## mult32x32
module mult32x32 (
    input logic clk,             
    input logic reset,           
    input logic start,           
    input logic [31:0] a,        
    input logic [31:0] b,        
    output logic busy,           
    output logic [63:0] product  
);
For scale: roughly 73 flip-flops, about 130 I/O pins, roughly 0.012 sq mm of cells after synthesis.
clock: 12.0 ns
lec_check: 0
cap_margin: 20
core_aspect_ratio: 1.41
core_margin: 2
core_utilization: 66
setup_slack_margin: -1.2
slew_margin: 20
run.sh (not shown) runs the stock make flow with config.mk's settings and CLKGATE_MAP_FILE=.
The starting point produced a clean layout.
Edit:
==> flow/config.mk (replaced) <==
export PLATFORM = sky130hd
export DESIGN_NAME = mult32x32
export DESIGN_NICKNAME = mult32x32
export VERILOG_FILES = /design/flow/design.v
export SDC_FILE = /design/flow/constraint.sdc
export NUM_CORES = 4
export LEC_CHECK = 0
export ABC_AREA = 1
export CAP_MARGIN = 40
export CELL_PAD_IN_SITES_GLOBAL_PLACEMENT = 1
export CORE_ASPECT_RATIO = 1.01
export CORE_MARGIN = 2
export CORE_UTILIZATION = 19
export GPL_ROUTABILITY_DRIVEN = 0
export HOLD_SLACK_MARGIN = 0.08
export MIN_ROUTING_LAYER = met2
export PLACE_DENSITY_LB_ADDON = 0.19
export SLEW_MARGIN = 20
Effect: With this change the flow finished but fails on design-rule violations. Setup slack improves by 0.50 ns. Cell area is higher by about a fifth. Global-route usage went down by 12 points. Routed wire length is higher by well over a third. Area after synthesis rises by roughly a tenth. Die size climbs to 3.8 times its value. Fmax rose by a few percent. First-iteration DRC count rose to 3.2 times its value. Clock-buffer cell count falls by 1. Utilization fell by 55 points.
Edit:
==> flow/config.mk (replaced) <==
export PLATFORM = sky130hd
export DESIGN_NAME = mult32x32
export DESIGN_NICKNAME = mult32x32
export VERILOG_FILES = /design/flow/design.v
export SDC_FILE = /design/flow/constraint.sdc
export NUM_CORES = 4
export LEC_CHECK = 0
export CAP_MARGIN = 20
export CORE_ASPECT_RATIO = 1.41
export CORE_MARGIN = 2
export CORE_UTILIZATION = 60
export SETUP_SLACK_MARGIN = -1.2
export SLEW_MARGIN = 20
After rerunning:
- With this change the flow passed the timing, design-rule and antenna checks
- first-iteration DRC count falls by 72%
- via count drops by 40%
- cell count is lower by 39%

* * *

## before
Starting RTL as in the previous note.
Settings: LEC_CHECK=0, ABC_AREA=0, CAP_MARGIN=40, CELL_PAD_IN_SITES_GLOBAL_PLACEMENT=1, CORE_ASPECT_RATIO=1.13, CORE_MARGIN=9, CORE_UTILIZATION=48, CTS_CLUSTER_DIAMETER=280, CTS_CLUSTER_SIZE=15, GPL_TIMING_DRIVEN=1, MAX_ROUTING_LAYER=met4, PLACE_DENSITY=0.74, SLEW_MARGIN=30, TNS_END_PERCENT=15; clock period 8.29 ns.
Status before: flow complete, layout not clean - negative setup slack
Setup changes, before to after
Settings: changing CORE_ASPECT_RATIO from 1.13 to 1.08; changing CORE_MARGIN from 9 to 2; setting SETUP_SLACK_MARGIN to 0.6 for the first time; changing CTS_CLUSTER_SIZE from 15 to 27; changing CAP_MARGIN from 40 to 25.
[summary]
Going from before to after, share of cell area taken by flip-flops and latches dropped 0.44 points, global-route total usage across every layer climbed 4.5 points, worst setup slack climbed 0.074 ns, required time of the critical path dropped 0.02 ns, latest clock arrival within the worst-skew pair barely changed.
STATUS run=after STAGES=ALL_DONE FINAL_CHECKS=FAILED CAUSE=negative setup slack
Layout overhead on the synthesized area ended up 6.9 points higher on after than on before.
Sort before and after by met3 demand-to-capacity share in global routing, ascending, and after comes first.
Relative to before, area of the die decreased by 16% in after.
Looking only at data arrival time of the critical path, and setting everything else aside, the lower value of before and after goes to after.

* * *

Starting RTL as in the previous note.
Settings: LEC_CHECK=0, ABC_AREA=1, CAP_MARGIN=20, CORE_MARGIN=2, CORE_UTILIZATION=64, CTS_CLUSTER_DIAMETER=348, CTS_CLUSTER_SIZE=98, PLACE_DENSITY=0.39, SLEW_MARGIN=20, TNS_END_PERCENT=10; clock period 6.1 ns.
The first run failed in clock tree synthesis.
Then changed:
==> flow/config.mk (replaced) <==
export PLATFORM = sky130hd
export DESIGN_NAME = mult32x32
export DESIGN_NICKNAME = mult32x32
export VERILOG_FILES = /design/flow/design.v
export SDC_FILE = /design/flow/constraint.sdc
export NUM_CORES = 4
export LEC_CHECK = 0
export CAP_MARGIN = 20
export CORE_MARGIN = 2
export CORE_UTILIZATION = 62
export SLEW_MARGIN = 20
==> flow/constraint.sdc (replaced) <==
create_clock -name core_clock -period 11.5 [get_ports {clk}]
set_input_delay 2.3000 -clock core_clock [delete_from_list [all_inputs] [get_ports {clk}]]
set_output_delay 2.3000 -clock core_clock [all_outputs]
set_load 0.01 [all_outputs]
Result:
- The new run passed the timing, design-rule and antenna checks
- area after synthesis went down by roughly a tenth
- die size goes down by a little under a tenth
- synthesized cell count goes down by a quarter to a third
Then changed:
--- a/flow/config.mk
+++ b/flow/config.mk
@@ -8,4 +8,4 @@
 export CAP_MARGIN = 20
 export CORE_MARGIN = 2
-export CORE_UTILIZATION = 62
+export CORE_UTILIZATION = 40
 export SLEW_MARGIN = 20
==> flow/constraint.sdc (replaced) <==
create_clock -name core_clock -period 12.0 [get_ports {clk}]
set_input_delay 2.4000 -clock core_clock [delete_from_list [all_inputs] [get_ports {clk}]]
set_output_delay 2.4000 -clock core_clock [all_outputs]
set_load 0.01 [all_outputs]
- The new run completed with no timing, DRC or antenna violations
- worst setup slack gets better by 560 ps
- final cell count went up by a little under a tenth
- hold slack hardly moves
- wire length is higher by a few percent
